Setup of exp/tundra:
// JAM
module JAM (
input CLK,
input RST,
output reg [2:0] W,
output reg [2:0] J,
input [6:0] Cost,
output [3:0] MatchCount,
output [9:0] MinCost,
output Valid );
For scale: roughly 1600 cells after synthesis, about 160 flip-flops, about 30 I/O pins, roughly 0.014 mm2 of cells after synthesis.
Settings: LEC_CHECK=0, CAP_MARGIN=20, CORE_MARGIN=2, CORE_UTILIZATION=56, SETUP_SLACK_MARGIN=1.01, SLEW_MARGIN=20, TNS_END_PERCENT=5; clock period 3.49 ns.
run.sh (not shown) runs the stock make flow with config.mk's settings and CLKGATE_MAP_FILE=.
Layout checks on exp/tundra: not met. Flow itself completed; violations: setup timing.
For exp/violet, these inputs were changed with respect to exp/tundra:
- removing SETUP_SLACK_MARGIN (formerly 1.01)
- changing CORE_UTILIZATION from 56 to 40
- removing TNS_END_PERCENT (formerly 5)
- changing the clock period (ns, I/O delays scaled along) from 3.49 to 6.2
Results
- Of exp/tundra and exp/violet, only exp/violet finishes the flow clean.
- | exp/tundra | all stages done | FAIL | setup timing |
- Taking exp/tundra as the reference point, the number of setup buffers added after CTS of exp/violet falls by 22.
- The worst setup slack in exp/violet sits 2570 ps above the value recorded for exp/tundra.
- Total global routing track utilization delta for exp/violet relative to exp/tundra: 13 points lower
Changes in exp/xenon relative to exp/violet:
- CTS_CLUSTER_SIZE now 53, previously not set
- SETUP_SLACK_MARGIN now 0.35, previously not set
- CTS_CLUSTER_DIAMETER now 384, previously not set
- PLACE_DENSITY now 0.37, previously not set
- CORE_UTILIZATION now 58, was 40
exp/xenon went all the way through synthesis, placement and routing and the layout is clean on timing, DRC and antenna.
Summary of exp/xenon over exp/violet: share of the clock period used by the worst path after layout has decreased; clock network fraction of design power dropped 0.3 points.
For the worst hold slack, exp/xenon came in 15 ps lower than exp/violet did.
The proportion of cell area occupied by multi-input gates of exp/xenon exceeds that of exp/violet by 1.5 points.
exp/violet has higher share of total power in sequential cells than exp/xenon.
Side by side, first-pass GRT wire length turned out lower in exp/xenon than in exp/violet.
Comparing exp/violet and exp/xenon, the lower non-clock buffer count was measured on exp/xenon.
Looking at exp/violet and exp/xenon, the multi-input combinational cell count is a wash.
exp/xenon has setup slack above what exp/violet had.
Total placed instance area: exp/xenon vs exp/violet down 1.9%
Number of gates on the worst path with buffers counted (higher): exp/xenon

JAM again, from the RTL that the note above started with.
Settings: LEC_CHECK=0, ABC_AREA=1, CAP_MARGIN=20, CORE_MARGIN=2, CORE_UTILIZATION=67, CTS_CLUSTER_DIAMETER=354, CTS_CLUSTER_SIZE=99, PLACE_DENSITY=0.37, SLEW_MARGIN=20; clock period 3.82 ns.
The first run aborted during global routing (5_1_grt) on GRT-0232.
Next try:
ABC_AREA = not set   (was 1)
CORE_UTILIZATION = 8   (was 67)
CTS_CLUSTER_DIAMETER = not set   (was 354)
CTS_CLUSTER_SIZE = not set   (was 99)
PLACE_DENSITY = not set   (was 0.37)
clock period = 7.64 ns   (was 3.82 ns; I/O delays follow)
With this change the flow finished with timing, DRC and antenna clean.
Synthesized cell count came out lower by 10%.
Die size goes up to 8.9 times its value.
Area after synthesis is higher by 11%.
Next try:
CORE_UTILIZATION = 63   (was 8)
Result: The changed run produced a clean layout. Combinational power stays flat. Final cell count goes down by 53%. Worst setup slack got worse by 260 ps. Die area goes down by 87%. Clock power goes up by 11%.
Next try:
ABC_AREA = 1   (was not set)
CTS_CLUSTER_SIZE = 100   (was not set)
clock period = 3.67 ns   (was 7.64 ns; I/O delays follow)
Now the flow completed, yet does not pass: negative setup slack. Setup slack loses 1600 ps. Core utilization climbs by 14 points. Die size drops by 9.5%.

JAM again, from the RTL that the note above started with.
clock: 5.1 ns
lec_check: 0
cap_margin: 20
cell_pad_in_sites_global_placement: 1
core_margin: 2
core_utilization: 57
cts_cluster_size: 44
gpl_routability_driven: 1
max_routing_layer: met5
slew_margin: 30
tns_end_percent: 45
The starting point finished but failed the layout checks on setup timing.
==> next run, changes <==
==> flow/config.mk (replaced) <==
export PLATFORM = sky130hd
export DESIGN_NAME = JAM
export DESIGN_NICKNAME = JAM
export VERILOG_FILES = /design/flow/design.v
export SDC_FILE = /design/flow/constraint.sdc
export NUM_CORES = 4
export LEC_CHECK = 0
export CAP_MARGIN = 20
export CORE_MARGIN = 2
export CORE_UTILIZATION = 23
export SLEW_MARGIN = 20
==> flow/constraint.sdc (replaced) <==
create_clock -name core_clock -period 6.2 [get_ports {CLK}]
set_input_delay 1.2400 -clock core_clock [delete_from_list [all_inputs] [get_ports {CLK}]]
set_output_delay 1.2400 -clock core_clock [all_outputs]
set_load 0.01 [all_outputs]
Effect: With this change the flow went through all stages and came out clean. Total power fell by about 20%. Area after synthesis is unchanged. Critical path depth goes up by 1.
==> next run, changes <==
--- a/flow/config.mk
+++ b/flow/config.mk
@@ -7,5 +7,8 @@
 export LEC_CHECK = 0
 export CAP_MARGIN = 20
+export CORE_ASPECT_RATIO = 0.79
 export CORE_MARGIN = 2
-export CORE_UTILIZATION = 23
+export CORE_UTILIZATION = 42
+export CTS_CLUSTER_DIAMETER = 228
+export CTS_CLUSTER_SIZE = 53
 export SLEW_MARGIN = 20
Effect:
- via count grows by 1.5%
- worst hold slack degrades by 0.0075 ns
- global-route usage grows by 13 points
- count of clock-buffer cells in the layout shrinks by 1
- utilization grows by 22 points
- combinational power barely changes
- total power shrinks by 0.49%
- routed wire length grows by 1.4%
- design area shrinks by 3.4%
- first-iteration DRC count grows by 30%
- sequential cell count does not change

JAM again, from the RTL that the note above started with.
==> flow/design.v (excerpt) <==
module JAM (
input CLK,
input RST,
output reg [2:0] W,
output reg [2:0] J,
input [6:0] Cost,
output [3:0] MatchCount,
output [9:0] MinCost,
output Valid );
parameter INIT  = 4'b0000;
parameter COMP  = 4'b0001;
parameter CHAN  = 4'b0010;
parameter FIND  = 4'b0011;
parameter EXCH  = 4'b0100;
parameter REV   = 4'b0101;
parameter GIVE  = 4'b0110;
parameter COUNT = 4'b0111;
parameter VALID = 4'b1000;
reg [3:0] curr_state;
reg [3:0] next_state;
parameter [0:3*128-1] mapTbl = {3'd7, 3'd6, 3'd5, 3'd6, 3'd4, 3'd6, 3'd5, 3'd6, 3'd3, 3'd6, 3'd5, 3'd6, 3'd4, 3'd6, 3'd5, 3'd6,
                            	3'd2, 3'd6, 3'd5, 3'd6, 3'd4, 3'd6, 3'd5, 3'd6, 3'd3, 3'd6, 3'd5, 3'd6, 3'd4, 3'd6, 3'd5, 3'd6,
                            	3'd1, 3'd6, 3'd5, 3'd6, 3'd4, 3'd6, 3'd5, 3'd6, 3'd3, 3'd6, 3'd5, 3'd6, 3'd4, 3'd6, 3'd5, 3'd6,
                	            3'd2, 3'd6, 3'd5, 3'd6, 3'd4, 3'd6, 3'd5, 3'd6, 3'd3, 3'd6, 3'd5, 3'd6, 3'd4, 3'd6, 3'd5, 3'd6,
                		  	    3'd0, 3'd6, 3'd5, 3'd6, 3'd4, 3'd6, 3'd5, 3'd6, 3'd3, 3'd6, 3'd5, 3'd6, 3'd4, 3'd6, 3'd5, 3'd6,
                			    3'd2, 3'd6, 3'd5, 3'd6, 3'd4, 3'd6, 3'd5, 3'd6, 3'd3, 3'd6, 3'd5, 3'd6, 3'd4, 3'd6, 3'd5, 3'd6,
                			    3'd1, 3'd6, 3'd5, 3'd6, 3'd4, 3'd6, 3'd5, 3'd6, 3'd3, 3'd6, 3'd5, 3'd6, 3'd4, 3'd6, 3'd5, 3'd6,
                				3'd2, 3'd6, 3'd5, 3'd6, 3'd4, 3'd6, 3'd5, 3'd6, 3'd3, 3'd6, 3'd5, 3'd6, 3'd4, 3'd6, 3'd5, 3'd6};
reg [0:6] compare;
reg [3:0] permutation [0:7];
reg [3:0] permutation_rot [0:7];
reg [3:0] permutation_ex [0:7];
reg [1:0] FIND_count;
wire [2:0] rot;
wire done;
reg [3:0] matchcount;
reg [9:0] mincost;
always@(posedge CLK) begin
	if(RST) curr_state <= INIT;
	else    curr_state <= next_state; 
end 
always@(*)begin
	case (curr_state)
	INIT  : next_state = COMP;
  ...
Settings: LEC_CHECK=0, ABC_AREA=1, CAP_MARGIN=15, CORE_ASPECT_RATIO=0.5, CORE_MARGIN=2, CORE_UTILIZATION=69, CTS_CLUSTER_DIAMETER=354, CTS_CLUSTER_SIZE=99, PLACE_DENSITY=0.37, SLEW_MARGIN=20; clock period 3.82 ns.
The starting point stopped in 5_1_grt.
Edit:
Settings changed: CAP_MARGIN 15 to 20, CORE_ASPECT_RATIO 0.5 to default, CORE_UTILIZATION 69 to 59, CTS_CLUSTER_SIZE 99 to default, PLACE_DENSITY 0.37 to default.
This time the run finished with setup timing left.
Die size grows by 16%.
Area after synthesis stays the same.
Synthesized cell count stays the same.
Edit:
Settings changed: ABC_AREA 1 to default, CORE_UTILIZATION 59 to 72, CTS_CLUSTER_DIAMETER 354 to default.
Clock period 3.82 ns to 9.22 ns, I/O delays scaled along.
After rerunning: With this change the flow ran to the end with no violations. Total power shrinks by 58%. Cell area drops by 8.2%. Via count grows by 0.87%.
Power is estimated from default activity; no workload was simulated.
